==> design/flow/design.v <==
module EX (
    input clk,
    input rst_n,
    input en,
    input stage_ID_EX__EX_regwrite,
    input stage_ID_EX__EX_memtoreg,
    input stage_ID_EX__EX_memread,
    input stage_ID_EX__EX_memwrite,
    input stage_ID_EX__EX_alusrc,
    input [1:0] stage_ID_EX__EX_aluop,
    input stage_ID_EX__EX_regdst,
    input stage_ID_EX__EX_sys_en,
    input [31:0]stage_ID_EX__EX_rs_data,
    input [31:0]stage_ID_EX__EX_rt_data,
    input [4:0]stage_ID_EX__EX_rs_id,
    input [4:0]stage_ID_EX__EX_rt_id,
    input [4:0]stage_ID_EX__EX_rd_id,
    input [31:0]stage_ID_EX__EX_sign_ext,
    input [2:0]stage_ID_EX__EX_funct3,
    input sys__EX_done,
    output reg stage_EX_MEM__MEM_regwrite,
    output reg stage_EX_MEM__MEM_memtoreg,
    output reg stage_EX_MEM__MEM_memread,
    output reg stage_EX_MEM__MEM_memwrite,
    output reg [31:0] stage_EX_MEM__MEM_alures,
    output reg [31:0] stage_EX_MEM__MEM_store_data,
    output reg [4:0]  stage_EX_MEM__MEM_rd_id,
    output EX__HDUbr_regwrite,
    output EX__HDU_memread,
    output [4:0] EX__HDU_HDUbr_rd_id,
    output reg  EX_stall_for_sys,
    input  FU__EX_rs_wb,
    input  FU__EX_rs_mem,
    input  FU__EX_rt_wb,
    input  FU__EX_rt_mem,
    input [31:0]  WB__EX_for_help,
    input [31:0]  MEM__EX_for_help
);
localparam S0 = 0;  
localparam S1 = 1;  
wire [31:0] FMP1_out_rs;
wire [31:0] FMP1_out_rt;
wire [31:0] FMP2_out_rs;
wire [31:0] FMP2_out_rt;
wire [31:0] alu_in_rs;
wire [31:0] alu_in_rt;
reg  [31:0] alu_res;
assign FMP1_out_rs = (FU__EX_rs_wb)?WB__EX_for_help:stage_ID_EX__EX_rs_data;
assign FMP1_out_rt = (FU__EX_rt_wb)?WB__EX_for_help:stage_ID_EX__EX_rt_data;
assign FMP2_out_rs = (FU__EX_rs_mem)?MEM__EX_for_help:FMP1_out_rs;
assign FMP2_out_rt = (FU__EX_rt_mem)?MEM__EX_for_help:FMP1_out_rt;
assign alu_in_rs = FMP2_out_rs;
assign alu_in_rt = (stage_ID_EX__EX_alusrc)?stage_ID_EX__EX_sign_ext:FMP2_out_rt;
always@* begin
    case ({stage_ID_EX__EX_aluop,stage_ID_EX__EX_funct3})
        5'b00000: alu_res = alu_in_rs+alu_in_rt;
        5'b01000: alu_res = alu_in_rs+alu_in_rt;
        5'b10000: alu_res = alu_in_rs-alu_in_rt;
        5'b01001: alu_res = alu_in_rs<<alu_in_rt[4:0];
        5'b01101: alu_res = alu_in_rs>>alu_in_rt[4:0];
        5'b10101: alu_res = $signed(alu_in_rs)>>>alu_in_rt[4:0];
        5'b01100: alu_res = alu_in_rs^alu_in_rt;
        5'b01110: alu_res = alu_in_rs|alu_in_rt;
        5'b01111: alu_res = alu_in_rs&alu_in_rt;
        default: alu_res = 32'b0;   
    endcase
end
reg curr_state , next_state;
always@(posedge clk) begin
    if (!rst_n) begin
        curr_state <= 0;
    end
    else begin
        curr_state <= next_state;
    end
end
always@* begin
    next_state = curr_state;
    EX_stall_for_sys = 0;
    case(curr_state) 
        S0: begin
                if (stage_ID_EX__EX_sys_en) begin
                    next_state = S1;
                    EX_stall_for_sys = 1;
                end
        end
        S1: begin
                if(!sys__EX_done)
                    EX_stall_for_sys = 1;
                else begin
                    EX_stall_for_sys = 0;
                    next_state = S0;
                end
        end
    endcase
end
always@(posedge clk) begin
    if(!rst_n) begin
        stage_EX_MEM__MEM_regwrite <= 0;
        stage_EX_MEM__MEM_memtoreg <= 0;
        stage_EX_MEM__MEM_memread <= 0;
        stage_EX_MEM__MEM_memwrite <= 0;
        stage_EX_MEM__MEM_alures <= 0;
        stage_EX_MEM__MEM_store_data <= 0;
        stage_EX_MEM__MEM_rd_id <= 0;
    end
    else begin
        if(en) begin
            stage_EX_MEM__MEM_regwrite <= EX_stall_for_sys?0:stage_ID_EX__EX_regwrite;
            stage_EX_MEM__MEM_memtoreg <= EX_stall_for_sys?0:stage_ID_EX__EX_memtoreg;
            stage_EX_MEM__MEM_memread  <= EX_stall_for_sys?0:stage_ID_EX__EX_memread;
            stage_EX_MEM__MEM_memwrite <= EX_stall_for_sys?0:stage_ID_EX__EX_memwrite;
            stage_EX_MEM__MEM_alures   <= alu_res;
            stage_EX_MEM__MEM_store_data <= FMP2_out_rt;
            stage_EX_MEM__MEM_rd_id      <= stage_ID_EX__EX_regdst?stage_ID_EX__EX_rd_id:stage_ID_EX__EX_rt_id; 
        end
    end
end
assign EX__HDU_HDUbr_rd_id = stage_ID_EX__EX_regdst?stage_ID_EX__EX_rd_id:stage_ID_EX__EX_rt_id;
assign EX__HDU_memread = stage_ID_EX__EX_memread;
assign EX__HDUbr_regwrite = stage_ID_EX__EX_regwrite;
endmodule
==> design/flow/run.sh <==
#!/bin/bash
# the make line also repeats each setting of config.mk as NAME=value (left out here)
make -C /OpenROAD-flow-scripts/flow DESIGN_CONFIG=/design/flow/config.mk WORK_HOME=/design/flow/orfs CLKGATE_MAP_FILE= finish
==> design/flow/config.mk <==
export PLATFORM = sky130hd
export DESIGN_NAME = EX
export DESIGN_NICKNAME = EX
export VERILOG_FILES = /design/flow/design.v
export SDC_FILE = /design/flow/constraint.sdc
export NUM_CORES = 4
export LEC_CHECK = 0
export CAP_MARGIN = 40
export CELL_PAD_IN_SITES_GLOBAL_PLACEMENT = 0
export CORE_ASPECT_RATIO = 0.5
export CORE_MARGIN = 5
export CORE_UTILIZATION = 58
export CTS_CLUSTER_DIAMETER = 292
export CTS_CLUSTER_SIZE = 52
export GPL_TIMING_DRIVEN = 1
export MAX_ROUTING_LAYER = met5
export PLACE_DENSITY = 0.42
export SETUP_SLACK_MARGIN = -0.52
export SLEW_MARGIN = 20
export TNS_END_PERCENT = 5
==> design/flow/constraint.sdc <==
create_clock -name core_clock -period 6.44 [get_ports {clk}]
set_input_delay 1.2880 -clock core_clock [delete_from_list [all_inputs] [get_ports {clk}]]
set_output_delay 1.2880 -clock core_clock [all_outputs]
set_load 0.01 [all_outputs]
==> results of run 1 <==
## final cells by class
type | instances | area (um2) | area share [%]
inverters | 104 | 390 | 2.37
diodes | 8 | 20.0 | 0.122
clock inverters | 7 | 83.8 | 0.509
clock buffers | 9 | 225 | 1.37
flip-flops and latches | 74 | 1480 | 8.99
repair buffers | 341 | 3210 | 19.5
multi-input cells | 1508 | 10700 | 64.8
well taps | 307 | 384 | 2.33
## layer usage
layer	wire [um]	share of wire, %
met1	25300	37
met2	26800	39
met3	12000	18
met4	3850	5.7
met5	18	0.026
## per-stage QoR
step | util (%) | cell area, um2
3_5_place_dp | 71.4 | 16100
6_report | 72.9 | 16500
4_1_cts | 72.8 | 16400
5_1_grt | 72.9 | 16500
2_1_floorplan | - | 13200
3_3_place_gp | 71.1 | 16100
==> job_summary.md, run 1 <==
## PnR job results

| Metric | Value |
|---|---|
| Status | complete, no violations |
| Final Hold Viols | 0 |
| Min Hold Slack | 0.485 ns |
| Top power group | combinational cells |
| FP Util | 58.5% |
| Crit-path leading delay family | AND-OR/OR-AND gates |
| Tool warnings | 67 |
| Seq share, synth | 11.2% |
| CTS hold repair buffers | 0 |
| Most frequent cells after synthesis | 204 x mux2i_1, 190 x nand2_1, 142 x nor2_1 |
| Slew headroom | 33.8% |
| Number of enable flip-flop cells | 0 |
| Number of vias per cell | 7.08 |
| Internal power | 1.42 mW |
| Crit Path Max Fanout | 7 |
| M1 GR Usage | 61.8% |
| DRC viols | 0 |
| Worst EP required | 6.70 ns |
| Top Usage Layer GRT | met2 |
| Placer congestion estimate | 1.12 |
| Hold Path Depth | 2 |
| Yosys top cell area share | 15.5% |
| Adder Area Share | 9.34% |
| Yosys stat area | 0.0132 mm2 |
| Vias in the first global route | 15278 |
| Initial DRC Count | 3184 |
| Crit path buffers/inverters | 1 |
| Drt pass-1 iters | 7 |
| Post-DP HPWL | 52200 um |
| Netlist cell types | 86 |
| Clk pwr share | 20.9% |
| Initial antenna violation count | 9 |
| Slowest stage delay, CP | 0.60 ns |
| Pre-CTS setup slack | 0.268 ns |
| Critical Path End | stage_EX_MEM__MEM_alures[29] |
| Longest Clk Path Bufs | 2 |
| Syn Area/Cell | 7.29 um2 |
| Global Route met3 Usage | 22.9% |
| Pin count of the biggest net entering global routing | 68 |
| Sequential share of power | 17.9% |
| Worst r2r src | stage_EX_MEM__MEM_alures[10] |
| Core area | 0.0226 mm2 |
| Worst Setup SP | stage_ID_EX__EX_aluop[1] |
| Worst reg2reg path depth | 6 |
| P_clk | 573 uW |
| Grt total ovfl | 0 |
| Max-cap violations | 0 |
| CTS tree | yes |
| Kind of start point of the critical path | primary input |
| Die area | 0.0261 mm2 |
| DR WL/cell | 28.8 um |
| FFs w/ async S/R, synth | 0% |
| Critical path class | in -> reg |
| Reg clk slew, reported paths | 0.07 ns |
| Min-delay src | stage_EX_MEM__MEM_memtoreg |
| RSZ-0062 raised after global routing | no |
| Sw Share | 48.3% |
| Ports | 276 |
| Worst-case clock skew | 0.000724 ns |
| Syn Std Cell Area | 0.0132 mm2 |
| Top cells by area, synth | mux2i_1 15%, dfxtp_1 11%, ha_1 9.2% |
| Grt met2 use | 71.4% |
| Ys Warns | 1 |
| CP endpoint kind | flop |
| Comb area leader | AND-OR/OR-AND gates |
| R2r setup slk | 4.76 ns |
| Synth flops | 74 |
| Crit path max-delay cell type | clkdlybuf4s50_1 |
| Post-Synth Simple-Gate Area | 18.6% |
| Post-Place Cells | 2332 |
| Non-Filler Instances | 2358 |
| Ys cells | 1813 |
| Fin. max-slew vios | 0 |
| GR Util All Layers | 48.8% |
| Die X | 223 um |
| XORs/XNORs by Area | 3.77% |
| Nets | 2331 |
| P_sw | 1.32 mW |
| CTS root buf | clkbuf_16 |
| Combinational power | 1.68 mW |
| H-tree depth | 3 |
| Clk latency late pin | 0.38 ns |
| Post-synth top flop | dfxtp_1 |
| P_seq | 490 uW |
| DRT Wirelength | 68000 um |
| Area Growth Syn to Fin | 24.6% |
| Maximum vdd drop | 0.125 mV |
| Power per cell area | 166 mW/mm2 |
| Setup TNS | 0 ns |
| Worst hold endpoint | stage_EX_MEM__MEM_memtoreg |
| Setup Buffers After CTS | 0 |
| Most frequent cell after synthesis | mux2i_1 |
| Reg2reg end | stage_EX_MEM__MEM_alures[10] |
| Count of input and output buffers | 270 |
| Worst hold path type | reg -> reg |
| Slew @ Worst Pin | 0.990 ns |
| Total power | 2.74 mW |
| Complex Gates by Area | 28.6% |
| Final ANT Viol Nets | 0 |
| Final WS setup | 0.412 ns |
| Cell type with the largest total area | mux2i_1 |
| Fillers | 1736 |
| Min cycle time layout | 6.03 ns |
| Resized cells post-CTS | 0 |
| CTS Sinks | 74 |
| Crit path cell chain | clkdlybuf4s50_1, nand2b_1, or3_1, o311a_1, nor3_2, o311a_1, o21a_2, a31oi_1, xnor2_1, ha_1, a21oi_1, o21ai_0, a211oi_1, nand3b_1, o21ai_0, o221ai_1, nor2b_1, mux2i_1, or3_1 |
| Mux share | 20.3% |
| CP Data Arrival Time | 6.29 ns |
| Critical Path Stages | 19 |
| Final setup vio count | 0 |
| Leak Pwr | 6.87 nW |
| Die Span Y | 117 um |
| Post-Synthesis Cells | 1813 |
| Num rows | 39 |
| Logic gate share of total power | 61.2% |
| Vias | 16698 |
| First-pass GRT wire length | 96800 um |
| Peak Freq | 0.166 GHz |
| Tcrit/Tclk final | 93.6% |
| CTS Buf Count | 9 |
| Syn_nets | 2106 |
==> run 2: changes to the inputs <==
CAP_MARGIN = 0   (was 40)
CELL_PAD_IN_SITES_GLOBAL_PLACEMENT = 1   (was 0)
CORE_ASPECT_RATIO = unset   (was 0.5)
CORE_MARGIN = 3   (was 5)
CORE_UTILIZATION = 40   (was 58)
CTS_CLUSTER_DIAMETER = unset   (was 292)
CTS_CLUSTER_SIZE = unset   (was 52)
PLACE_DENSITY = unset   (was 0.42)
PLACE_DENSITY_LB_ADDON = 0.03   (was unset)
SETUP_SLACK_MARGIN = unset   (was -0.52)
TNS_END_PERCENT = 80   (was 5)
clock period = 4.34 ns   (was 6.44 ns; I/O delays follow)
==> run 2 against run 1 <==
The layout now fails its checks (setup timing); flip-flop count is the same; final area increased by 24%; clock power rose by about 60%; total power up 83%; critical endpoint is now stage_EX_MEM__MEM_alures[31].
==> job_summary.md, run 2 <==
## PnR job results

| Metric | Value |
|---|---|
| Status | finished with violations |
| Layout Check Fails | setup timing |
| Worst r2r src | stage_EX_MEM__MEM_alures[1] |
| Crit path buffers/inverters | 2 |
| Internal power | 2.74 mW |
| Comb area leader | AND-OR/OR-AND gates |
| Longest Clk Path Bufs | 2 |
| Crit path max-delay cell type | clkdlybuf4s50_1 |
| Maximum vdd drop | 0.198 mV |
| Worst Setup SP | WB__EX_for_help[9] |
| Peak Freq | 0.214 GHz |
| Wl on met1 | 31400 um |
| Worst EP required | 4.62 ns |
| Fin. max-slew vios | 0 |
| Final Hold Viols | 0 |
| DR top layer | met5 |
| Worst reg2reg path depth | 6 |
| Placed instance area | 0.0193 mm2 |
| CTS root buf | clkbuf_16 |
| P_clk | 918 uW |
| DRC viols | 0 |
| GR Util All Layers | 42.2% |
| Sw Share | 45.3% |
| Count of input and output buffers | 270 |
| Netlist cell types | 86 |
| Die area | 0.0353 mm2 |
| Synth flops | 74 |
| Post-Place Cells | 2842 |
| Vias | 17717 |
| Ys Warns | 1 |
| Max-cap violations | 0 |
| Final setup vio count | 17 |
| Leak Pwr | 9.15 nW |
| Min-delay src | stage_EX_MEM__MEM_alures[3] |
| Number of vias per cell | 6.14 |
| Drt pass-1 iters | 6 |
| Reg clk slew, reported paths | 0.06 ns |
| Syn Std Cell Area | 0.0132 mm2 |
| FFs w/ async S/R, synth | 0% |
| Initial DRC Count | 2290 |
| Top cells by area, synth | mux2i_1 15%, dfxtp_1 11%, ha_1 9.2% |
| Post-Synthesis Cells | 1813 |
| Worst hold path type | reg -> reg |
| Tcrit/Tclk final | 107% |
| Slew @ Worst Pin | 0.956 ns |
| Logic gate share of total power | 67.2% |
| P_seq | 725 uW |
| Nets | 2737 |
| Tool warnings | 68 |
| Clk latency late pin | 0.39 ns |
| CP Data Arrival Time | 4.95 ns |
| Syn Area/Cell | 7.29 um2 |
| R2r setup slk | 2.30 ns |
| Top power group | combinational cells |
| Ys cells | 1813 |
| Initial antenna violation count | 1 |
| Critical Path Stages | 21 |
| Metal3 WL | 9470 um |
| Most frequent cells after synthesis | 204 x mux2i_1, 190 x nand2_1, 142 x nor2_1 |
| Pin count of the biggest net entering global routing | 67 |
| Slowest stage delay, CP | 0.45 ns |
| Crit Path Max Fanout | 4 |
| Min cycle time layout | 4.66 ns |
| Num rows | 65 |
| Yosys stat area | 0.0132 mm2 |
| Mux share | 20.3% |
| DR WL/cell | 27.2 um |
| Die Span Y | 188 um |
| Power per cell area | 245 mW/mm2 |
| Post-synth top flop | dfxtp_1 |
| Crit-path leading delay family | AND-OR/OR-AND gates |
| Final WS setup | -0.324 ns |
| Crit path cell chain | clkdlybuf4s50_1, mux2i_2, o21ai_2, or3_1, o311ai_2, o311a_1, o21a_4, nand2_4, a21oi_2, xnor2_1, ha_1, and4_1, nand4_1, nor2_1, buf_4, nand4_1, o211ai_1, a21oi_1, o31a_1, xnor2_1, a21o_1 |
| Critical path class | in -> reg |
| Clk pwr share | 18.3% |
| Adder Area Share | 9.34% |
| Number of enable flip-flop cells | 0 |
| CTS Buf Count | 9 |
| Core area | 0.0320 mm2 |
| Cell type with the largest total area | mux2i_1 |
| Logic area | 0.0113 mm2 |
| Area Growth Syn to Fin | 54.8% |
| Min Hold Slack | 0.466 ns |
| Most frequent cell after synthesis | mux2i_1 |
| Yosys top cell area share | 15.5% |
| WL met2 | 33400 um |
| Worst hold endpoint | stage_EX_MEM__MEM_alures[3] |
| Kind of start point of the critical path | primary input |
| Critical Path End | stage_EX_MEM__MEM_alures[31] |
| DRT Wirelength | 78500 um |
| Non-Filler Instances | 2885 |
| Post-DP HPWL | 61200 um |
| Syn_nets | 2106 |
| Final instance area | 0.0205 mm2 |
| CTS tree | yes |
| Post-Synth Simple-Gate Area | 18.6% |
| Combinational power | 3.36 mW |
| Seq share, synth | 11.2% |
| Ports | 276 |
| Grt total ovfl | 0 |
| Reg2reg end | stage_EX_MEM__MEM_alures[1] |
| Sequential share of power | 14.5% |
| H-tree depth | 3 |
| P_sw | 2.27 mW |
| First-pass GRT wire length | 112000 um |
| Complex Gates by Area | 28.6% |
| CTS Sinks | 74 |
| Die X | 188 um |
| Vias in the first global route | 16854 |
| RSZ-0062 raised after global routing | yes |
| Storage cell area | 0.00148 mm2 |
| Worst-case clock skew | 0.00432 ns |
| Total power | 5.01 mW |
| Slew headroom | 36.2% |
| Fillers | 2862 |
| Placer congestion estimate | 1.13 |
| Hold Path Depth | 2 |
| CP endpoint kind | flop |
| XORs/XNORs by Area | 3.77% |
| CTS hold repair buffers | 0 |
| FP Util | 41.2% |
| Final ANT Viol Nets | 0 |
[run 2: layout make-up]
| class | instances | area share [%] |
|---|---|---|
| sequential | 74 | 7.24 |
| multi-input combinational | 1508 | 55.3 |
| timing repair buffer | 747 | 31.3 |
| tap | 435 | 2.66 |
| clock inverter | 7 | 0.495 |
| antenna | 1 | 0.0122 |
| clock buffer | 9 | 1.10 |
| inverter | 104 | 1.91 |
[run 2: what timing repair did]
item	4_1_cts	5_1_grt
gates cloned	0	0
endpoints found under the setup margin	22	25
resized	86	69
pin swaps	38	43
buffers inserted	13	15
[run 2: through the flow]
step,utilization (%),TNS (ns),setup slack (ns)
global route,63.9,-5.23,-0.459
CTS,62.5,-0.837,-0.248
global placement,60.3,-15.15,-0.954
floorplan,-,-8.03,-0.884
finish,63.9,-2.51,-0.324
detailed placement,60.3,-16.76,-0.973
[run 2: metal layers]
| layer | track usage (%) | vias to the layer above |
|---|---|---|
| li1 | - | 7851 |
| met2 | 64.7 | 1207 |
| met4 | 18.8 | 2 |
| met5 | 0 | - |
| met1 | 55.0 | 8432 |
| met3 | 12.2 | 225 |
==> run 3: changes to the inputs <==
CAP_MARGIN = 20   (was 0)
CELL_PAD_IN_SITES_GLOBAL_PLACEMENT = unset   (was 1)
CORE_MARGIN = 2   (was 3)
CORE_UTILIZATION = 72   (was 40)
CTS_CLUSTER_DIAMETER = 287   (was unset)
CTS_CLUSTER_SIZE = 100   (was unset)
GPL_TIMING_DRIVEN = unset   (was 1)
MAX_ROUTING_LAYER = unset   (was met5)
PLACE_DENSITY_LB_ADDON = unset   (was 0.03)
SETUP_SLACK_MARGIN = -0.11   (was unset)
TNS_END_PERCENT = 5   (was 80)
==> run 3 against run 2 <==
Synthesized area unchanged; the flow now stops in detailed placement; die size shrank 45%; synthesized cell count did not move.
==> job_summary.md, run 3 <==
### Metrics collected by this job

| Metric | Value |
|---|---|
| Status | stopped before the end |
| Halt Stage | detailed placement |
| Tool Error | [ERROR DPL-0038] Utilization greater than 100%, impossible to legalize |
| Netlist cell types | 86 |
| Die X | 139 um |
| Post-Synth Simple-Gate Area | 18.6% |
| Core area | 0.0180 mm2 |
| Top cells by area, synth | mux2i_1 15%, dfxtp_1 11%, ha_1 9.2% |
| Seq share, synth | 11.2% |
| Die area | 0.0195 mm2 |
| Complex Gates by Area | 28.6% |
| Die Span Y | 139 um |
| FP Util | 73.6% |
| Num rows | 49 |
| Most frequent cells after synthesis | 204 x mux2i_1, 190 x nand2_1, 142 x nor2_1 |
| Yosys top cell area share | 15.5% |
| Post-Synthesis Cells | 1813 |
| FFs w/ async S/R, synth | 0% |
| Most frequent cell after synthesis | mux2i_1 |
| Yosys stat area | 0.0132 mm2 |
| Mux share | 20.3% |
| Syn Area/Cell | 7.29 um2 |
| Placer congestion estimate | 1.36 |
| Count of input and output buffers | 270 |
| Ports | 276 |
| Cell type with the largest total area | mux2i_1 |
| Post-synth top flop | dfxtp_1 |
| Syn Std Cell Area | 0.0132 mm2 |
| Synth flops | 74 |
| Syn_nets | 2106 |
| Ys cells | 1813 |
| Number of enable flip-flop cells | 0 |
| Adder Area Share | 9.34% |
| XORs/XNORs by Area | 3.77% |
| Ys Warns | 1 |
| Comb area leader | AND-OR/OR-AND gates |
## run 3: through the flow
stage             setup WS, ns  std cells  TNS, ns  hold WS (ns)
floorplan               -0.889       1813    -9.95         0.479
global placement        -0.797       2505   -11.97         0.449
==> run 4: changes to the inputs <==
ABC_AREA = 0   (was unset)
CELL_PAD_IN_SITES_DETAIL_PLACEMENT = 2   (was unset)
CELL_PAD_IN_SITES_GLOBAL_PLACEMENT = 3   (was unset)
CORE_UTILIZATION = 40   (was 72)
CTS_CLUSTER_DIAMETER = unset   (was 287)
CTS_CLUSTER_SIZE = unset   (was 100)
GPL_TIMING_DRIVEN = 0   (was unset)
SETUP_SLACK_MARGIN = unset   (was -0.11)
TNS_END_PERCENT = unset   (was 5)
clock period = 3.22 ns   (was 4.34 ns; I/O delays follow)
==> run 4 against run 3 <==
The flow stops in global placement; synthesized cell count did not move; synthesized area unchanged; die size grew 77%.
==> job_summary.md, run 4 <==
### Metrics collected by this job

| Metric | Value |
|---|---|
| Status | stopped before the end |
| Halt Stage | global placement |
| Tool Error | [ERROR GPL-0301] Utilization 110.238 % exceeds 100%. |
| Cell type with the largest total area | mux2i_1 |
| Post-Synthesis Cells | 1813 |
| Mux share | 20.3% |
| Post-Synth Simple-Gate Area | 18.6% |
| Top cells by area, synth | mux2i_1 15%, dfxtp_1 11%, ha_1 9.2% |
| Syn Area/Cell | 7.29 um2 |
| Complex Gates by Area | 28.6% |
| Netlist cell types | 86 |
| Most frequent cells after synthesis | 204 x mux2i_1, 190 x nand2_1, 142 x nor2_1 |
| Ports | 276 |
| Core area | 0.0325 mm2 |
| Yosys top cell area share | 15.5% |
| Syn_nets | 2106 |
| Syn Std Cell Area | 0.0132 mm2 |
| Die area | 0.0345 mm2 |
| FP Util | 40.6% |
| XORs/XNORs by Area | 3.77% |
| Post-synth top flop | dfxtp_1 |
| Die Span Y | 186 um |
| FFs w/ async S/R, synth | 0% |
| Most frequent cell after synthesis | mux2i_1 |
| Comb area leader | AND-OR/OR-AND gates |
| Ys Warns | 1 |
| Ys cells | 1813 |
| Yosys stat area | 0.0132 mm2 |
| Seq share, synth | 11.2% |
| Die X | 186 um |
| Synth flops | 74 |
| Number of enable flip-flop cells | 0 |
| Adder Area Share | 9.34% |
| Num rows | 66 |
==> run 5: changes to the inputs <==
ABC_AREA = unset   (was 0)
CELL_PAD_IN_SITES_DETAIL_PLACEMENT = unset   (was 2)
CELL_PAD_IN_SITES_GLOBAL_PLACEMENT = unset   (was 3)
CORE_UTILIZATION = 72   (was 40)
CTS_CLUSTER_DIAMETER = 358   (was unset)
GPL_TIMING_DRIVEN = unset   (was 0)
MAX_ROUTING_LAYER = met4   (was unset)
SETUP_SLACK_MARGIN = -0.18   (was unset)
clock period = 1.78 ns   (was 3.22 ns; I/O delays follow)
==> run 5 against run 4 <==
The flow stops in detailed placement; synthesized cell count unchanged; die size down 44%; synthesized area unchanged.
==> job_summary.md, run 5 <==
### Metrics collected by this job

| Metric | Value |
|---|---|
| Tool Error | [ERROR DPL-0038] Utilization greater than 100%, impossible to legalize |
| Syn Area/Cell | 7.29 um2 |
| Core area | 0.0180 mm2 |
| Seq share, synth | 11.2% |
| Yosys stat area | 0.0132 mm2 |
| Most frequent cell after synthesis | mux2i_1 |
| Mux share | 20.3% |
| Post-Synthesis Cells | 1813 |
| Top cells by area, synth | mux2i_1 15%, dfxtp_1 11%, ha_1 9.2% |
| Adder Area Share | 9.34% |
| Die Span Y | 139 um |
| Num rows | 49 |
| FP Util | 73.6% |
| Number of enable flip-flop cells | 0 |
| Cell type with the largest total area | mux2i_1 |
| Ports | 276 |
| Die area | 0.0195 mm2 |
| Comb area leader | AND-OR/OR-AND gates |
| Most frequent cells after synthesis | 204 x mux2i_1, 190 x nand2_1, 142 x nor2_1 |
| Yosys top cell area share | 15.5% |
| Netlist cell types | 86 |
| Ys Warns | 1 |
| Syn Std Cell Area | 0.0132 mm2 |
| Halt Stage | detailed placement |
| Status | stopped before the end |
| Complex Gates by Area | 28.6% |
| Post-Synth Simple-Gate Area | 18.6% |
| XORs/XNORs by Area | 3.77% |
| Ys cells | 1813 |
| Post-synth top flop | dfxtp_1 |
| Count of input and output buffers | 270 |
| Die X | 139 um |
| FFs w/ async S/R, synth | 0% |
| Syn_nets | 2106 |
| Placer congestion estimate | 1.33 |
| Synth flops | 74 |
## run 5: through the flow
step | instance area, um2 | hold slack (ns) | power [mW] | TNS (ns)
global placement | 19600 | 0.444 | 8.58 | -77.55
floorplan | 13300 | 0.479 | 5.48 | -69.37
==> run 6: changes to the inputs <==
CAP_MARGIN = 0   (was 20)
CORE_ASPECT_RATIO = 0.5   (was unset)
CTS_CLUSTER_DIAMETER = 287   (was 358)
CTS_CLUSTER_SIZE = 11   (was unset)
MAX_ROUTING_LAYER = unset   (was met4)
PLACE_DENSITY_LB_ADDON = 0.01   (was unset)
SETUP_SLACK_MARGIN = 1.95   (was -0.18)
clock period = 6.58 ns   (was 1.78 ns; I/O delays follow)
==> run 6 against run 5 <==
The flow stops in clock tree synthesis; die size up 0.34%; synthesized cell count is the same; synthesized area unchanged.
==> job_summary.md, run 6 <==
### Metrics collected by this job

| Metric | Value |
|---|---|
| Status | stopped before the end |
| Halt Stage | clock tree synthesis |
| Tool Error | [ERROR DPL-0038] Utilization greater than 100%, impossible to legalize |
| Top cells by area, synth | mux2i_1 15%, dfxtp_1 11%, ha_1 9.2% |
| Adder Area Share | 9.34% |
| Die X | 196 um |
| Netlist cell types | 86 |
| Num rows | 34 |
| Post-synth top flop | dfxtp_1 |
| Syn Area/Cell | 7.29 um2 |
| Cell type with the largest total area | mux2i_1 |
| Syn_nets | 2106 |
| Post-Synthesis Cells | 1813 |
| Seq share, synth | 11.2% |
| Yosys top cell area share | 15.5% |
| XORs/XNORs by Area | 3.77% |
| Complex Gates by Area | 28.6% |
| Yosys stat area | 0.0132 mm2 |
| Post-DP HPWL | 49800 um |
| FP Util | 74.9% |
| Core area | 0.0177 mm2 |
| Comb area leader | AND-OR/OR-AND gates |
| Ys cells | 1813 |
| Mux share | 20.3% |
| Die area | 0.0195 mm2 |
| Most frequent cell after synthesis | mux2i_1 |
| Syn Std Cell Area | 0.0132 mm2 |
| Placer congestion estimate | 1.36 |
| Count of input and output buffers | 270 |
| Synth flops | 74 |
| Die Span Y | 99.8 um |
| Ports | 276 |
| Ys Warns | 1 |
| Post-Place Cells | 2238 |
| FFs w/ async S/R, synth | 0% |
| Post-Synth Simple-Gate Area | 18.6% |
| Number of enable flip-flop cells | 0 |
| Most frequent cells after synthesis | 204 x mux2i_1, 190 x nand2_1, 142 x nor2_1 |
-- run 6: through the flow --
| step | util (%) | cell area, um2 | worst slack (ns) | hold WS, ns |
|---|---|---|---|---|
| floorplan | - | 13300 | 0.908 | 0.479 |
| global placement | 90.4 | 16000 | 0.586 | 0.466 |
| detailed placement | 90.4 | 16000 | 0.291 | 0.474 |
==> run 7: changes to the inputs <==
CELL_PAD_IN_SITES_GLOBAL_PLACEMENT = 1   (was unset)
CORE_ASPECT_RATIO = unset   (was 0.5)
CORE_UTILIZATION = 45   (was 72)
CTS_CLUSTER_DIAMETER = 44   (was 287)
CTS_CLUSTER_SIZE = unset   (was 11)
GPL_TIMING_DRIVEN = 1   (was unset)
MAX_ROUTING_LAYER = met5   (was unset)
PLACE_DENSITY = 0.44   (was unset)
PLACE_DENSITY_LB_ADDON = unset   (was 0.01)
SETUP_SLACK_MARGIN = 0.71   (was 1.95)
TNS_END_PERCENT = 80   (was unset)
clock period = 2.84 ns   (was 6.58 ns; I/O delays follow)
==> run 7 against run 6 <==
Die size grew 58%; synthesized cell count is the same; synthesized area is the same; now fails the layout checks on setup timing.
==> job_summary.md, run 7 <==
## PnR job results

| Metric | Value |
|---|---|
| Status | finished with violations |
| Layout Check Fails | setup timing |
| Combinational power | 5.84 mW |
| Worst reg2reg path depth | 6 |
| First-pass GRT wire length | 112000 um |
| Final Hold Viols | 0 |
| Reg clk slew, reported paths | 0.07 ns |
| Tool warnings | 70 |
| CP endpoint kind | flop |
| Nets | 2887 |
| Drt pass-1 iters | 13 |
| Critical Path End | stage_EX_MEM__MEM_alures[28] |
| Adder Area Share | 9.34% |
| Ys Warns | 1 |
| Seq share, synth | 11.2% |
| Number of vias per cell | 6.44 |
| Num rows | 62 |
| Post-Synthesis Cells | 1813 |
| Worst EP required | 3.08 ns |
| Slew headroom | 28.6% |
| FP Util | 45.9% |
| Mux share | 20.3% |
| CTS root buf | clkbuf_16 |
| Die X | 175 um |
| Min cycle time layout | 4.42 ns |
| Post-synth top flop | dfxtp_1 |
| Cell type with the largest total area | mux2i_1 |
| Leak Pwr | 10.2 nW |
| P_clk | 1.36 mW |
| Longest Clk Path Bufs | 2 |
| DRC viols | 0 |
| Sequential share of power | 13.3% |
| FFs w/ async S/R, synth | 0% |
| Number of enable flip-flop cells | 0 |
| Sw Share | 44.3% |
| P_seq | 1.11 mW |
| Logic gate share of total power | 70.3% |
| Post-Synth Simple-Gate Area | 18.6% |
| Final core utilization | 78.5% |
| H-tree depth | 3 |
| Die Span Y | 175 um |
| Syn Area/Cell | 7.29 um2 |
| P_sw | 3.68 mW |
| Yosys top cell area share | 15.5% |
| Fillers | 2085 |
| Syn Std Cell Area | 0.0132 mm2 |
| DRT Wirelength | 79000 um |
| Setup TNS | -35.82 ns |
| XORs/XNORs by Area | 3.77% |
| Tcrit/Tclk final | 156% |
| Syn_nets | 2106 |
| Worst hold path type | reg -> reg |
| Crit-path leading delay family | AND-OR/OR-AND gates |
| Crit path max-delay cell type | clkdlybuf4s50_1 |
| CTS tree | yes |
| RSZ-0062 raised after global routing | yes |
| Worst r2r src | stage_EX_MEM__MEM_alures[1] |
| Worst hold endpoint | stage_EX_MEM__MEM_memtoreg |
| Top power group | combinational cells |
| Most frequent cells after synthesis | 204 x mux2i_1, 190 x nand2_1, 142 x nor2_1 |
| Netlist cell types | 86 |
| Critical Path Stages | 21 |
| Cell mode on critical path | buf_6 |
| Post-DP HPWL | 57700 um |
| Critical path class | in -> reg |
| DR WL/cell | 26.5 um |
| Peak Freq | 0.226 GHz |
| Fin. max-slew vios | 0 |
| Vias in the first global route | 18418 |
| Placer congestion estimate | 1.27 |
| Min-delay src | stage_EX_MEM__MEM_memtoreg |
| CTS Buf Count | 9 |
| Crit Path Max Fanout | 3 |
| R2r setup slk | 1.13 ns |
| Final WS setup | -1.58 ns |
| Complex Gates by Area | 28.6% |
| CP Data Arrival Time | 4.66 ns |
| Ys cells | 1813 |
| Final instance area | 0.0226 mm2 |
| Placed instance area | 0.0201 mm2 |
| Worst Setup SP | WB__EX_for_help[8] |
| Yosys stat area | 0.0132 mm2 |
| Crit path cell chain | clkdlybuf4s50_1, mux2i_1, o21ai_1, or3_1, o311ai_2, o311a_1, o21a_2, buf_6, buf_4, buf_4, xnor2_1, ha_1, buf_6, nand4_1, nor2_1, nand3_2, a31o_2, buf_6, o311a_1, nand4_1, nand3_1 |
| Most frequent cell after synthesis | mux2i_1 |
| Area Growth Syn to Fin | 71.0% |
| Ports | 276 |
| Max-cap violations | 0 |
| Slowest stage delay, CP | 0.44 ns |
| Final ANT Viol Nets | 0 |
| Initial DRC Count | 3153 |
| CTS Sinks | 74 |
| Clk latency late pin | 0.39 ns |
| Clk pwr share | 16.4% |
| Min Hold Slack | 0.482 ns |
| Kind of start point of the critical path | primary input |
| Reg2reg end | stage_EX_MEM__MEM_alures[1] |
| Hold Path Depth | 2 |
| Grt total ovfl | 0 |
| Maximum vdd drop | 0.256 mV |
| GR Util All Layers | 48.3% |
| Count of input and output buffers | 270 |
| Die area | 0.0308 mm2 |
| Top cells by area, synth | mux2i_1 15%, dfxtp_1 11%, ha_1 9.2% |
| Internal power | 4.63 mW |
| Vias | 19224 |
| Synth flops | 74 |
| Final setup vio count | 32 |
| Core area | 0.0288 mm2 |
| Worst-case clock skew | 0.00531 ns |
| Power per cell area | 368 mW/mm2 |
| Initial antenna violation count | 4 |
| Slew @ Worst Pin | 1.06 ns |
| Pin count of the biggest net entering global routing | 64 |
| Crit path buffers/inverters | 6 |
| Comb area leader | AND-OR/OR-AND gates |
==> run 7: cell type report <==
class                      count  area [um2]  share of cell area [%]
tap                          384         480                    2.13
multi-input combinational   1508       12000                    53.0
timing repair buffer         897        7940                    35.1
clock buffer                   9         225                   0.997
inverter                     104         397                    1.76
antenna                        2        5.00                  0.0221
sequential                    74        1480                    6.56
clock inverter                 7        93.8                   0.415
==> run 7: through the flow <==
stage	worst slack (ns)	power, mW	instances
final	-1.58	8.31	2985
after CTS	-1.37	7.69	2964
after floorplan	-2.08	3.43	1813
after detailed placement	-2.20	5.77	2894
after global placement	-2.12	5.70	2894
after global routing	-1.63	8.54	2983
==> run 7: metal layers <==
metal	vias to the layer above	share of wire [%]	GRT usage (%)
met3	578	15	18.5
met5	-	0.087	0
met4	4	9.7	31.7
met2	1636	40	72.9
met1	8851	36	56.9
li1	8155	-	-
==> run 7: what timing repair did <==
action                                  4_1_cts  5_1_grt
setup buffers                                47       19
hold buffers                                  0        0
cloned                                        7        0
pin swaps                                    99       65
endpoints found under the setup margin       40       35
gates resized                               306       97
==> run 8: changes to the inputs <==
CAP_MARGIN = 20   (was 0)
CELL_PAD_IN_SITES_GLOBAL_PLACEMENT = unset   (was 1)
CORE_UTILIZATION = 63   (was 45)
CTS_CLUSTER_DIAMETER = unset   (was 44)
CTS_CLUSTER_SIZE = 100   (was unset)
GPL_TIMING_DRIVEN = unset   (was 1)
MAX_ROUTING_LAYER = unset   (was met5)
PLACE_DENSITY = 0.36   (was 0.44)
SETUP_SLACK_MARGIN = unset   (was 0.71)
TNS_END_PERCENT = unset   (was 80)
clock period = 4.3 ns   (was 2.84 ns; I/O delays follow)
==> run 8 against run 7 <==
The run now fails in global routing; synthesized cell count did not move; synthesized area stayed put; die size down 28%.
==> job_summary.md, run 8 <==
### Metrics collected by this job

| Metric | Value |
|---|---|
| Comb area leader | AND-OR/OR-AND gates |
| Placer congestion estimate | 1.40 |
| CTS Sinks | 74 |
| Post-DP HPWL | 54300 um |
| CTS hold repair buffers | 0 |
| Yosys stat area | 0.0132 mm2 |
| CTS Buf Count | 9 |
| Core area | 0.0204 mm2 |
| Most frequent cells after synthesis | 204 x mux2i_1, 190 x nand2_1, 142 x nor2_1 |
| FFs w/ async S/R, synth | 0% |
| Pre-CTS setup slack | -0.968 ns |
| Tool Error | [ERROR GRT-0116] Global routing finished with congestion. Check the congestion regions in the DRC Viewer. |
| Syn Std Cell Area | 0.0132 mm2 |
| Syn Area/Cell | 7.29 um2 |
| Count of input and output buffers | 270 |
| XORs/XNORs by Area | 3.77% |
| Status | stopped before the end |
| Number of enable flip-flop cells | 0 |
| Syn_nets | 2106 |
| Netlist cell types | 86 |
| Post-synth top flop | dfxtp_1 |
| Post-Synth Simple-Gate Area | 18.6% |
| Halt Stage | global routing |
| Ys Warns | 1 |
| Ys cells | 1813 |
| Post-Synthesis Cells | 1813 |
| Post-Place Cells | 2594 |
| Seq share, synth | 11.2% |
| Adder Area Share | 9.34% |
| Die area | 0.0222 mm2 |
| Most frequent cell after synthesis | mux2i_1 |
| Cell type with the largest total area | mux2i_1 |
| Synth flops | 74 |
| Ports | 276 |
| Grt total ovfl | 247 |
| Yosys top cell area share | 15.5% |
| Mux share | 20.3% |
| CTS root buf | clkbuf_16 |
| Num rows | 52 |
| Die Span Y | 149 um |
| Longest Clk Path Bufs | 2 |
| Complex Gates by Area | 28.6% |
| H-tree depth | 3 |
| FP Util | 64.7% |
| Die X | 149 um |
| GR Util All Layers | 87.0% |
| Top cells by area, synth | mux2i_1 15%, dfxtp_1 11%, ha_1 9.2% |
## run 8: layer usage
metal / GRT overflow / GRT usage [%]
met1: 14 / 85.2
met2: 113 / 99.6
met3: 18 / 75.7
met4: 100 / 89.6
met5: 2 / 58.0
## run 8: stage by stage
stage	total power [mW]	setup TNS [ns]	utilization [%]	instance area (um2)
after floorplan	2.26	-9.13	-	13300
after global placement	3.40	-11.32	90.5	18500
after detailed placement	3.54	-16.35	90.5	18500
after CTS	4.48	-2.07	94.3	19300
## run 8: what timing repair did
action,4_1_cts
gates cloned,1
setup endpoints to repair,23
resized,89
pin swaps,58
buffers inserted,23
==> run 9: changes to the inputs <==
CORE_UTILIZATION = 72   (was 63)
CTS_CLUSTER_DIAMETER = 358   (was unset)
CTS_CLUSTER_SIZE = unset   (was 100)
MAX_ROUTING_LAYER = met4   (was unset)
PLACE_DENSITY = unset   (was 0.36)
SETUP_SLACK_MARGIN = -0.14   (was unset)
clock period = 1.75 ns   (was 4.3 ns; I/O delays follow)
==> run 9 against run 8 <==
The flow stops in detailed placement; die size shrank 12%; synthesized cell count is the same; synthesized area is the same.
==> job_summary.md, run 9 <==
### Metrics collected by this job

| Metric | Value |
|---|---|
| Placer congestion estimate | 1.31 |
| Cell type with the largest total area | mux2i_1 |
| Post-Synthesis Cells | 1813 |
| Die Span Y | 139 um |
| Syn_nets | 2106 |
| Yosys stat area | 0.0132 mm2 |
| Post-Synth Simple-Gate Area | 18.6% |
| FP Util | 73.6% |
| Comb area leader | AND-OR/OR-AND gates |
| Die area | 0.0195 mm2 |
| XORs/XNORs by Area | 3.77% |
| Synth flops | 74 |
| Ports | 276 |
| Yosys top cell area share | 15.5% |
| Syn Area/Cell | 7.29 um2 |
| Halt Stage | detailed placement |
| Mux share | 20.3% |
| Most frequent cells after synthesis | 204 x mux2i_1, 190 x nand2_1, 142 x nor2_1 |
| Num rows | 49 |
| Post-synth top flop | dfxtp_1 |
| Complex Gates by Area | 28.6% |
| Ys Warns | 1 |
| Ys cells | 1813 |
| Most frequent cell after synthesis | mux2i_1 |
| Top cells by area, synth | mux2i_1 15%, dfxtp_1 11%, ha_1 9.2% |
| FFs w/ async S/R, synth | 0% |
| Number of enable flip-flop cells | 0 |
| Die X | 139 um |
| Core area | 0.0180 mm2 |
| Syn Std Cell Area | 0.0132 mm2 |
| Count of input and output buffers | 270 |
| Seq share, synth | 11.2% |
| Netlist cell types | 86 |
| Adder Area Share | 9.34% |
| Tool Error | [ERROR DPL-0038] Utilization greater than 100%, impossible to legalize |
| Status | stopped before the end |
run 9: through the flow:
| step | power [mW] | instance area, um2 | setup WS [ns] | cells |
|---|---|---|---|---|
| global placement | 8.73 | 19500 | -2.76 | 2700 |
| floorplan | 5.57 | 13300 | -2.96 | 1813 |
==> run 10: changes to the inputs <==
CAP_MARGIN = 0   (was 20)
CELL_PAD_IN_SITES_GLOBAL_PLACEMENT = 1   (was unset)
CORE_MARGIN = 3   (was 2)
CORE_UTILIZATION = 53   (was 72)
CTS_CLUSTER_DIAMETER = unset   (was 358)
GPL_TIMING_DRIVEN = 1   (was unset)
MAX_ROUTING_LAYER = met5   (was met4)
PLACE_DENSITY = 0.48   (was unset)
SETUP_SLACK_MARGIN = unset   (was -0.14)
TNS_END_PERCENT = 80   (was unset)
clock period = 5.22 ns   (was 1.75 ns; I/O delays follow)
==> run 10 against run 9 <==
Now clean on timing, DRC and antenna; die size up 38%; synthesized cell count unchanged; synthesized area unchanged.
==> job_summary.md, run 10 <==
## PnR job results

| Metric | Value |
|---|---|
| DR WL/cell | 26.4 um |
| Grt total ovfl | 0 |
| Worst hold endpoint | stage_EX_MEM__MEM_alures[20] |
| Post-synth top flop | dfxtp_1 |
| Crit path cell chain | clkdlybuf4s50_1, or2_2, or3_1, buf_6, o311a_1, nor3_4, o311a_1, o21a_4, nand2_4, a21oi_1, xnor2_1, ha_1, a21o_1, a21o_1, a21oi_1, o211ai_1, buf_4, xor2_1, a32oi_1, a21oi_1 |
| Final core utilization | 73.5% |
| Slew @ Worst Pin | 1.07 ns |
| Clk latency late pin | 0.37 ns |
| Most frequent cell after synthesis | mux2i_1 |
| Reg clk slew, reported paths | 0.07 ns |
| Status | complete, no violations |
| Syn_nets | 2106 |
| RSZ-0062 raised after global routing | yes |
| Core area | 0.0244 mm2 |
| Die area | 0.0269 mm2 |
| Syn Std Cell Area | 0.0132 mm2 |
| Crit path max-delay cell type | clkdlybuf4s50_1 |
| FFs w/ async S/R, synth | 0% |
| Post-Synthesis Cells | 1813 |
| Ports | 276 |
| CTS tree | yes |
| Crit path buffers/inverters | 3 |
| CTS Buf Count | 9 |
| Synth flops | 74 |
| Sw Share | 45.1% |
| Netlist cell types | 86 |
| Yosys top cell area share | 15.5% |
| Cell type with the largest total area | mux2i_1 |
| Combinational power | 2.26 mW |
| Worst EP required | 5.46 ns |
| Pin count of the biggest net entering global routing | 67 |
| Crit Path Max Fanout | 4 |
| Min-delay src | stage_EX_MEM__MEM_alures[20] |
| Top cells by area, synth | mux2i_1 15%, dfxtp_1 11%, ha_1 9.2% |
| Number of enable flip-flop cells | 0 |
| Vias in the first global route | 15801 |
| Hold Path Depth | 2 |
| P_clk | 741 uW |
| Power per cell area | 201 mW/mm2 |
| CP Data Arrival Time | 5.39 ns |
| Top power group | combinational cells |
| Most frequent cells after synthesis | 204 x mux2i_1, 190 x nand2_1, 142 x nor2_1 |
| Nets | 2495 |
| Reg2reg end | stage_EX_MEM__MEM_alures[1] |
| Final setup vio count | 0 |
| Final ANT Viol Nets | 0 |
| Critical path class | in -> reg |
| Max-cap violations | 0 |
| Final WS setup | 0.0763 ns |
| Longest Clk Path Bufs | 2 |
| Leak Pwr | 7.73 nW |
| Post-DP HPWL | 51500 um |
| Sequential share of power | 16.7% |
| P_seq | 602 uW |
| Worst hold path type | reg -> reg |
| Seq share, synth | 11.2% |
| Pre-CTS setup slack | -0.234 ns |
| H-tree depth | 3 |
| Clk pwr share | 20.6% |
| Slowest stage delay, CP | 0.41 ns |
| Peak Freq | 0.194 GHz |
| Critical Path Stages | 20 |
| Adder Area Share | 9.34% |
| GR Util All Layers | 47.5% |
| Worst r2r src | stage_EX_MEM__MEM_alures[1] |
| Non-Filler Instances | 2540 |
| Ys cells | 1813 |
| Count of input and output buffers | 270 |
| Worst-case clock skew | 0.0130 ns |
| DRC viols | 0 |
| Placer congestion estimate | 1.29 |
| FP Util | 54.2% |
| Drt pass-1 iters | 17 |
| Slew headroom | 28.5% |
| Die X | 164 um |
| Vias | 17051 |
| CTS Sinks | 74 |
| Critical Path End | stage_EX_MEM__MEM_alures[25] |
| Comb area leader | AND-OR/OR-AND gates |
| Final Hold Viols | 0 |
| Crit-path leading delay family | AND-OR/OR-AND gates |
| Kind of start point of the critical path | primary input |
| Min Hold Slack | 0.482 ns |
| DRT Wirelength | 67100 um |
| R2r setup slk | 3.33 ns |
| Tcrit/Tclk final | 98.5% |
| Post-Place Cells | 2513 |
| XORs/XNORs by Area | 3.77% |
| Area Growth Syn to Fin | 35.6% |
| Ys Warns | 1 |
| Mux share | 20.3% |
| Complex Gates by Area | 28.6% |
| Worst Setup SP | stage_ID_EX__EX_funct3[1] |
| Cell mode on critical path | a21oi_1 |
| Internal power | 1.98 mW |
| Worst reg2reg path depth | 6 |
| CTS root buf | clkbuf_16 |
| Maximum vdd drop | 0.139 mV |
| Min cycle time layout | 5.14 ns |
| Fin. max-slew vios | 0 |
| Tool warnings | 69 |
| Number of vias per cell | 6.71 |
| Initial DRC Count | 3137 |
| Logic gate share of total power | 62.7% |
| CP endpoint kind | flop |
| Fillers | 2084 |
| Initial antenna violation count | 9 |
| Post-Synth Simple-Gate Area | 18.6% |
| First-pass GRT wire length | 96700 um |
| Syn Area/Cell | 7.29 um2 |
| Yosys stat area | 0.0132 mm2 |
| Die Span Y | 164 um |
| P_sw | 1.63 mW |
| Num rows | 57 |
run 10: through the flow:
step / power, mW / TNS (ns) / cell area (um2)
floorplan: 1.85 / -0.375 / 13300
finish: 3.60 / 0 / 17900
global route: 3.71 / -0.0563 / 17900
CTS: 3.47 / 0 / 17800
detailed placement: 2.73 / -1.35 / 17500
global placement: 2.69 / -1.00 / 17500
run 10: final cells by class:
class / count / area [um2] / share of cell area (%)
multi-input cells: 1508 / 10800 / 60.2
repair buffers: 505 / 4510 / 25.2
diodes: 9 / 22.5 / 0.126
clock buffers: 11 / 243 / 1.35
well taps: 324 / 405 / 2.26
inverters: 104 / 390 / 2.18
clock inverters: 5 / 77.6 / 0.433
flip-flops and latches: 74 / 1480 / 8.27
run 10: routing by layer:
metal,part of all wire [%],global-route usage (%)
met1,36,56.7
met5,0.25,5.87
met4,8.6,30.9
met2,40,69.1
met3,15,19.7
run 10: timing repair:
item	CTS	global route
setup endpoints to repair	0	11
hold buffers	0	0
setup buffers	0	2
resized	0	18
==> run 11: changes to the inputs <==
CAP_MARGIN = 20   (was 0)
CELL_PAD_IN_SITES_GLOBAL_PLACEMENT = unset   (was 1)
CORE_MARGIN = 2   (was 3)
CORE_UTILIZATION = 40   (was 53)
GPL_TIMING_DRIVEN = unset   (was 1)
MAX_ROUTING_LAYER = unset   (was met5)
PLACE_DENSITY = unset   (was 0.48)
SETUP_SLACK_MARGIN = 0.61   (was unset)
TNS_END_PERCENT = unset   (was 80)
clock period = 5.12 ns   (was 5.22 ns; I/O delays follow)
==> run 11 against run 10 <==
Now fails the layout checks on setup timing; cell count grew 9.7%; sequential power is 2% higher; setup slack got worse by 0.12 ns; critical endpoint is now stage_EX_MEM__MEM_alures[31]; largest cell class unchanged; largest power group unchanged.
==> job_summary.md, run 11 <==
## PnR job results

| Metric | Value |
|---|---|
| Status | finished with violations |
| Layout Check Fails | setup timing |
| Num rows | 66 |
| Fillers | 3066 |
| Count of input and output buffers | 270 |
| Post-Synthesis Cells | 1813 |
| Area Growth Syn to Fin | 48.9% |
| Initial antenna violation count | 7 |
| Longest Clk Path Bufs | 2 |
| Tool warnings | 68 |
| Peak Freq | 0.194 GHz |
| Complex Gates by Area | 28.6% |
| First-pass GRT wire length | 109000 um |
| Die X | 186 um |
| Final setup vio count | 1 |
| CP endpoint kind | flop |
| Number of enable flip-flop cells | 0 |
| CTS hold repair buffers | 0 |
| Post-DP HPWL | 59900 um |
| Combinational power | 2.72 mW |
| Die Span Y | 186 um |
| RSZ-0062 raised after global routing | yes |
| Number of vias per cell | 6.12 |
| Vias in the first global route | 16330 |
| Worst-case clock skew | 0.00125 ns |
| Slew @ Worst Pin | 1.06 ns |
| Yosys stat area | 0.0132 mm2 |
| Grt total ovfl | 0 |
| Initial DRC Count | 2047 |
| Tcrit/Tclk final | 101% |
| Max-cap violations | 0 |
| Power per cell area | 204 mW/mm2 |
| Syn Std Cell Area | 0.0132 mm2 |
| Crit path buffers/inverters | 3 |
| FFs w/ async S/R, synth | 0% |
| Post-synth top flop | dfxtp_1 |
| Clk pwr share | 17.1% |
| Placer congestion estimate | 1.07 |
| Syn_nets | 2106 |
| Worst EP required | 5.40 ns |
| Adder Area Share | 9.34% |
| Cell type with the largest total area | mux2i_1 |
| CTS root buf | clkbuf_16 |
| Critical path class | in -> reg |
| Final WS setup | -0.0408 ns |
| Clk latency late pin | 0.39 ns |
| Top cells by area, synth | mux2i_1 15%, dfxtp_1 11%, ha_1 9.2% |
| Kind of start point of the critical path | primary input |
| Die area | 0.0345 mm2 |
| DR WL/cell | 27.6 um |
| Crit-path leading delay family | AND-OR/OR-AND gates |
| Maximum vdd drop | 0.174 mV |
| Worst hold endpoint | stage_EX_MEM__MEM_alures[3] |
| Synth flops | 74 |
| Total power | 4.02 mW |
| Ys Warns | 1 |
| Critical Path Stages | 22 |
| Sequential share of power | 15.3% |
| R2r setup slk | 3.41 ns |
| GR Util All Layers | 43.5% |
| Post-Synth Simple-Gate Area | 18.6% |
| Min cycle time layout | 5.16 ns |
| Min Hold Slack | 0.484 ns |
| Worst Setup SP | WB__EX_for_help[9] |
| Yosys top cell area share | 15.5% |
| Top power group | combinational cells |
| Mux share | 20.3% |
| Crit Path Max Fanout | 3 |
| Setup TNS | -0.0408 ns |
| Reg clk slew, reported paths | 0.07 ns |
| Final Hold Viols | 0 |
| P_seq | 614 uW |
| Most frequent cells after synthesis | 204 x mux2i_1, 190 x nand2_1, 142 x nor2_1 |
| Seq share, synth | 11.2% |
| DRC viols | 0 |
| CP Data Arrival Time | 5.44 ns |
| Min-delay src | stage_EX_MEM__MEM_alures[3] |
| Leak Pwr | 8.66 nW |
| Logic gate share of total power | 67.6% |
| Syn Area/Cell | 7.29 um2 |
| P_sw | 1.88 mW |
| Most frequent cell after synthesis | mux2i_1 |
| CTS Buf Count | 9 |
| P_clk | 688 uW |
| FP Util | 40.6% |
| Netlist cell types | 86 |
| Ports | 276 |
| Internal power | 2.14 mW |
| CTS tree | yes |
| Slew headroom | 29.4% |
| Final ANT Viol Nets | 0 |
| XORs/XNORs by Area | 3.77% |
| Worst hold path type | reg -> reg |
| Comb area leader | AND-OR/OR-AND gates |
| Nets | 2626 |
| Slowest stage delay, CP | 0.41 ns |
| Worst r2r src | stage_EX_MEM__MEM_alures[1] |
| Vias | 17050 |
| Hold Path Depth | 2 |
| Worst reg2reg path depth | 6 |
| Ys cells | 1813 |
| Reg2reg end | stage_EX_MEM__MEM_alures[1] |
| H-tree depth | 3 |
| Fin. max-slew vios | 0 |
| Core area | 0.0325 mm2 |
| Sw Share | 46.7% |
| Drt pass-1 iters | 5 |
| Crit path max-delay cell type | or3_1 |
| Critical Path End | stage_EX_MEM__MEM_alures[31] |
| CTS Sinks | 74 |
| DRT Wirelength | 76900 um |
| Crit path cell chain | dlygate4sd2_1, mux2i_2, o21ai_2, or3_1, o311ai_2, o311a_1, o21a_2, nand2_4, a21oi_4, xnor2_2, ha_1, and4_1, nand4_1, nor2_2, nand4_1, buf_4, o211ai_1, a21oi_1, o31a_1, xnor2_1, buf_4, a21o_1 |
| Pin count of the biggest net entering global routing | 67 |
run 11: final cells by class:
class | instances | area [um2] | area share (%)
Tap cell | 442 | 553 | 2.81
Multi-Input combinational cell | 1508 | 11200 | 57.0
Clock buffer | 11 | 243 | 1.23
Timing Repair Buffer | 636 | 5730 | 29.1
Inverter | 104 | 393 | 2.00
Clock inverter | 5 | 38.8 | 0.197
Sequential cell | 74 | 1480 | 7.53
Antenna cell | 6 | 15.0 | 0.0763
run 11: timing repair:
item | CTS | global route
cloned | 4 | 0
buffers inserted | 30 | 11
setup endpoints to repair | 25 | 24
pin swaps | 54 | 48
resized | 132 | 53
run 11: routing by layer:
layer	up-vias	global-route usage, %	wire length (um)
li1	7634	-	-
met4	2	23.0	4350
met1	8127	55.4	30800
met3	222	11.9	8550
met2	1065	66.8	33100
met5	-	0	16
run 11: per-stage QoR:
| stage | cells | util [%] | setup WS (ns) | cell area (um2) |
|---|---|---|---|---|
| floorplan | 1813 | - | -0.260 | 13300 |
| global placement | 2719 | 56.4 | -0.662 | 18400 |
| detailed placement | 2719 | 56.4 | -0.733 | 18400 |
| CTS | 2769 | 59.5 | 0.144 | 19400 |
| global route | 2786 | 60.5 | -0.175 | 19700 |
| finish | 2786 | 60.5 | -0.0408 | 19700 |
==> run 12: changes to the inputs <==
CORE_UTILIZATION = 58   (was 40)
CTS_CLUSTER_DIAMETER = 46   (was unset)
CTS_CLUSTER_SIZE = 60   (was unset)
SETUP_SLACK_MARGIN = unset   (was 0.61)
TNS_END_PERCENT = 5   (was unset)
clock period = 2.86 ns   (was 5.12 ns; I/O delays follow)
==> run 12 against run 11 <==
The flow now stops in global routing; synthesized cell count unchanged; synthesized area stayed put; die size is 30% lower.
==> job_summary.md, run 12 <==
### Metrics collected by this job

| Metric | Value |
|---|---|
| Status | stopped before the end |
| Halt Stage | global routing |
| Tool Error | [ERROR GRT-0116] Global routing finished with congestion. Check the congestion regions in the DRC Viewer. |
| CTS root buf | clkbuf_16 |
| Yosys stat area | 0.0132 mm2 |
| Synth flops | 74 |
| Ys cells | 1813 |
| Number of enable flip-flop cells | 0 |
| Adder Area Share | 9.34% |
| Grt total ovfl | 8 |
| Yosys top cell area share | 15.5% |
| Seq share, synth | 11.2% |
| Top cells by area, synth | mux2i_1 15%, dfxtp_1 11%, ha_1 9.2% |
| H-tree depth | 3 |
| Die Span Y | 155 um |
| Ys Warns | 1 |
| Complex Gates by Area | 28.6% |
| Cell type with the largest total area | mux2i_1 |
| Count of input and output buffers | 270 |
| Placer congestion estimate | 1.31 |
| CTS hold repair buffers | 0 |
| CTS Buf Count | 9 |
| GR Util All Layers | 71.4% |
| Post-DP HPWL | 56900 um |
| Post-synth top flop | dfxtp_1 |
| Pre-CTS setup slack | -2.02 ns |
| Comb area leader | AND-OR/OR-AND gates |
| Mux share | 20.3% |
| Post-Synthesis Cells | 1813 |
| XORs/XNORs by Area | 3.77% |
| Syn_nets | 2106 |
| Longest Clk Path Bufs | 2 |
| FFs w/ async S/R, synth | 0% |
| Most frequent cells after synthesis | 204 x mux2i_1, 190 x nand2_1, 142 x nor2_1 |
| Syn Std Cell Area | 0.0132 mm2 |
| CTS Sinks | 74 |
| Most frequent cell after synthesis | mux2i_1 |
| Num rows | 55 |
| Core area | 0.0225 mm2 |
| Post-Place Cells | 2763 |
| Die X | 155 um |
| Die area | 0.0240 mm2 |
| Ports | 276 |
| Syn Area/Cell | 7.29 um2 |
| Post-Synth Simple-Gate Area | 18.6% |
| FP Util | 58.7% |
| Netlist cell types | 86 |
run 12: per-stage QoR:
stage | instance area (um2) | utilization [%] | hold slack (ns)
after floorplan | 13300 | - | 0.479
after global placement | 19600 | 87.1 | 0.449
after detailed placement | 19600 | 87.1 | 0.453
after CTS | 20500 | 91.0 | 0.468
run 12: layer usage:
layer | GRT overflow | GRT usage [%]
met1 | 0 | 70.6
met2 | 4 | 89.7
met3 | 0 | 53.1
met4 | 4 | 71.6
met5 | 0 | 36.4
run 12: repair_timing:
item                       in CTS
resized                       147
setup endpoints to repair      32
setup buffers                  22
pin swaps                      63
==> run 13: changes to the inputs <==
ABC_AREA = 1   (was unset)
CORE_UTILIZATION = 55   (was 58)
CTS_CLUSTER_DIAMETER = 400   (was 46)
CTS_CLUSTER_SIZE = 95   (was 60)
PLACE_DENSITY = 0.4   (was unset)
TNS_END_PERCENT = unset   (was 5)
clock period = 3.58 ns   (was 2.86 ns; I/O delays follow)
==> run 13 against run 12 <==
The run again fails in global routing; synthesized area down 0.70%; die size up 4.6%; synthesized cell count up 32%.
==> job_summary.md, run 13 <==
### Metrics collected by this job

| Metric | Value |
|---|---|
| H-tree depth | 3 |
| Most frequent cells after synthesis | 859 x nand2_1, 364 x nand3_1, 175 x inv_1 |
| Die X | 158 um |
| Synth flops | 74 |
| XORs/XNORs by Area | 2.20% |
| Post-Synthesis Cells | 2386 |
| Comb area leader | simple AND/OR/NAND/NOR gates |
| Pre-CTS setup slack | -1.40 ns |
| Ports | 276 |
| Syn Std Cell Area | 0.0131 mm2 |
| Core area | 0.0235 mm2 |
| Seq share, synth | 11.3% |
| Halt Stage | global routing |
| Cell type with the largest total area | nand2_1 |
| Placer congestion estimate | 1.22 |
| Ys Warns | 1 |
| Num rows | 56 |
| Syn Area/Cell | 5.50 um2 |
| Grt total ovfl | 2 |
| Syn_nets | 2679 |
| Post-synth top flop | dfxtp_1 |
| Number of enable flip-flop cells | 0 |
| Netlist cell types | 56 |
| Longest Clk Path Bufs | 2 |
| FP Util | 55.9% |
| GR Util All Layers | 64.4% |
| CTS Buf Count | 9 |
| Count of input and output buffers | 270 |
| Die area | 0.0251 mm2 |
| Adder Area Share | 9.40% |
| CTS Sinks | 74 |
| Yosys stat area | 0.0131 mm2 |
| Post-DP HPWL | 49800 um |
| CTS root buf | clkbuf_16 |
| Most frequent cell after synthesis | nand2_1 |
| Post-Synth Simple-Gate Area | 48.8% |
| Ys cells | 2386 |
| Complex Gates by Area | 16.8% |
| Yosys top cell area share | 24.6% |
| Mux share | 0.429% |
| FFs w/ async S/R, synth | 0% |
| Status | stopped before the end |
| Die Span Y | 158 um |
| Top cells by area, synth | nand2_1 25%, nand3_1 14%, dfxtp_1 11% |
| Tool Error | [ERROR GRT-0116] Global routing finished with congestion. Check the congestion regions in the DRC Viewer. |
## run 13: metal layers
metal	GRT usage [%]	overflow
met4	65.3	1
met2	86.1	1
met3	42.8	0
met1	63.4	0
met5	21.7	0
## run 13: per-stage QoR
step | area, um2 | utilization (%) | total power, mW | hold slack (ns) | std cells
3_5_place_dp | 18500 | 78.6 | 4.11 | 0.457 | 3220
2_1_floorplan | 13200 | - | 2.65 | 0.490 | 2386
4_1_cts | 20300 | 86.6 | 5.54 | 0.466 | 3301
3_3_place_gp | 18500 | 78.6 | 4.04 | 0.454 | 3220
## run 13: repair_timing
| item | 4_1_cts |
|---|---|
| buffers inserted | 63 |
| gates resized | 337 |
| pin swaps | 139 |
| setup endpoints to repair | 29 |
| hold endpoints to repair | 0 |
| gates cloned | 3 |
| hold buffers | 0 |
==> run 14: changes to the inputs <==
ABC_AREA = 0   (was 1)
CELL_PAD_IN_SITES_DETAIL_PLACEMENT = 1   (was unset)
CELL_PAD_IN_SITES_GLOBAL_PLACEMENT = 1   (was unset)
CORE_UTILIZATION = 28   (was 55)
CTS_CLUSTER_DIAMETER = unset   (was 400)
CTS_CLUSTER_SIZE = unset   (was 95)
MIN_ROUTING_LAYER = met2   (was unset)
PLACE_DENSITY = unset   (was 0.4)
PLACE_DENSITY_LB_ADDON = 0.05   (was unset)
SETUP_SLACK_MARGIN = -0.31   (was unset)
clock period = 7.56 ns   (was 3.58 ns; I/O delays follow)
==> run 14 against run 13 <==
The run now finishes clean; die size up 95%; synthesized area grew 0.71%; synthesized cell count is 24% lower.
==> job_summary.md, run 14 <==
## PnR job results

| Metric | Value |
|---|---|
| Reg clk slew, reported paths | 0.08 ns |
| R2r setup slk | 5.30 ns |
| RSZ-0062 raised after global routing | no |
| CTS Sinks | 74 |
| Final setup vio count | 0 |
| XORs/XNORs by Area | 3.77% |
| Seq share, synth | 11.2% |
| Fillers | 5702 |
| Top cells by area, synth | mux2i_1 15%, dfxtp_1 11%, ha_1 9.2% |
| Critical Path End | stage_EX_MEM__MEM_alures[29] |
| Logic gate share of total power | 64.2% |
| Core area | 0.0466 mm2 |
| FP Util | 28.4% |
| Post-synth top flop | dfxtp_1 |
| Worst hold path type | reg -> reg |
| Min cycle time layout | 7.27 ns |
| Maximum vdd drop | 0.0915 mV |
| Status | complete, no violations |
| Num rows | 79 |
| Number of enable flip-flop cells | 0 |
| Critical path class | in -> reg |
| P_clk | 500 uW |
| Vias | 22235 |
| Netlist cell types | 86 |
| Ys cells | 1813 |
| Sw Share | 52.9% |
| Crit-path leading delay family | simple AND/OR/NAND/NOR gates |
| Adder Area Share | 9.34% |
| Crit path max-delay cell type | xnor2_1 |
| Critical Path Stages | 22 |
| DR WL/cell | 33.4 um |
| Setup Buffers After CTS | 0 |
| Die area | 0.0490 mm2 |
| Final instance area | 0.0171 mm2 |
| Ports | 276 |
| Internal power | 1.21 mW |
| CTS hold repair buffers | 0 |
| Non-Filler Instances | 2705 |
| Cell type with the largest total area | mux2i_1 |
| Die X | 221 um |
| Ys Warns | 1 |
| Combinational power | 1.64 mW |
| Worst-case clock skew | 0.000738 ns |
| Yosys stat area | 0.0132 mm2 |
| Placed instance area | 0.0167 mm2 |
| Comb area leader | AND-OR/OR-AND gates |
| Tcrit/Tclk final | 96.2% |
| H-tree depth | 3 |
| Placer congestion estimate | 1.02 |
| Sequential share of power | 16.3% |
| Crit Path Max Fanout | 12 |
| Slew @ Worst Pin | 1.23 ns |
| Worst Setup SP | stage_ID_EX__EX_aluop[0] |
| Nets | 2363 |
| Tool warnings | 65 |
| FFs w/ async S/R, synth | 0% |
| CTS Buf Count | 9 |
| Reg2reg end | stage_EX_MEM__MEM_alures[30] |
| Initial DRC Count | 4560 |
| Power per cell area | 150 mW/mm2 |
| CP endpoint kind | flop |
| Number of vias per cell | 8.22 |
| Crit path cell chain | clkdlybuf4s50_1, nand2b_1, nor3_2, buf_4, a311oi_1, nor3_2, o311a_1, o21a_2, nand2_2, a21oi_1, xnor2_1, ha_1, and4_1, nand4_1, nor2_1, nand4_1, o21ai_0, buf_4, o221ai_1, nor2b_1, mux2i_1, or3_1 |
| Worst reg2reg path depth | 5 |
| Fin. max-slew vios | 0 |
| Clk latency late pin | 0.42 ns |
| Initial antenna violation count | 0 |
| Max-cap violations | 0 |
| First-pass GRT wire length | 126000 um |
| Mux share | 20.3% |
| Peak Freq | 0.138 GHz |
| Syn_nets | 2106 |
| Complex Gates by Area | 28.6% |
| Most frequent cell after synthesis | mux2i_1 |
| Longest Clk Path Bufs | 2 |
| Grt total ovfl | 0 |
| Worst hold endpoint | stage_EX_MEM__MEM_memwrite |
| Slew headroom | 18.0% |
| Resized cells post-CTS | 0 |
| Post-Synthesis Cells | 1813 |
| DRT Wirelength | 90300 um |
| Hold Path Depth | 2 |
| Synth flops | 74 |
| Pin count of the biggest net entering global routing | 68 |
| Top power group | combinational cells |
| Leak Pwr | 7.01 nW |
| Syn Area/Cell | 7.29 um2 |
| Clk pwr share | 19.5% |
| Drt pass-1 iters | 11 |
| Yosys top cell area share | 15.5% |
| P_sw | 1.35 mW |
| Post-Place Cells | 2663 |
| Kind of start point of the critical path | primary input |
| GR Util All Layers | 54.7% |
| Post-Synth Simple-Gate Area | 18.6% |
| Syn Std Cell Area | 0.0132 mm2 |
| Crit path buffers/inverters | 3 |
| Vias in the first global route | 24662 |
| Post-DP HPWL | 68500 um |
| Setup TNS | 0 ns |
| Min-delay src | stage_EX_MEM__MEM_memwrite |
| Total power | 2.56 mW |
| Area Growth Syn to Fin | 29.4% |
| P_seq | 418 uW |
| Final core utilization | 36.7% |
| Final Hold Viols | 0 |
| CP Data Arrival Time | 7.57 ns |
| CTS tree | yes |
| Count of input and output buffers | 270 |
| Most frequent cells after synthesis | 204 x mux2i_1, 190 x nand2_1, 142 x nor2_1 |
| DRC viols | 0 |
| CTS root buf | clkbuf_16 |
| Worst r2r src | stage_EX_MEM__MEM_alures[30] |
| Die Span Y | 221 um |
| Slowest stage delay, CP | 0.75 ns |
| Final ANT Viol Nets | 0 |
| Worst EP required | 7.86 ns |
-- run 14: routing by layer --
metal  wire length (um)  global-route usage [%]  part of all wire (%)  vias to the layer above
met1                  0                       -                     0                     7066
met3              39100                    73.5                    43                      916
met2              39300                    59.0                    43                     7121
li1                   -                       -                     -                     7064
met4               9740                    16.9                    11                       68
met5               2170                    43.8                   2.4                        -
-- run 14: cell type report --
| class | count | area [um2] | share of cell area, % |
|---|---|---|---|
| Clock inverter | 7 | 58.8 | 0.344 |
| Multi-Input combinational cell | 1508 | 10700 | 62.4 |
| Sequential cell | 74 | 1480 | 8.66 |
| Inverter | 104 | 390 | 2.28 |
| Tap cell | 607 | 759 | 4.44 |
| Clock buffer | 9 | 225 | 1.32 |
| Antenna cell | 23 | 57.6 | 0.337 |
| Timing Repair Buffer | 373 | 3450 | 20.2 |
-- run 14: through the flow --
step,hold WS [ns],setup slack [ns]
floorplan,0.479,1.37
global placement,0.468,0.577
detailed placement,0.476,0.507
CTS,0.489,0.895
global route,0.512,0.0975
finish,0.486,0.288
Power is estimated from default activity; no workload was simulated.
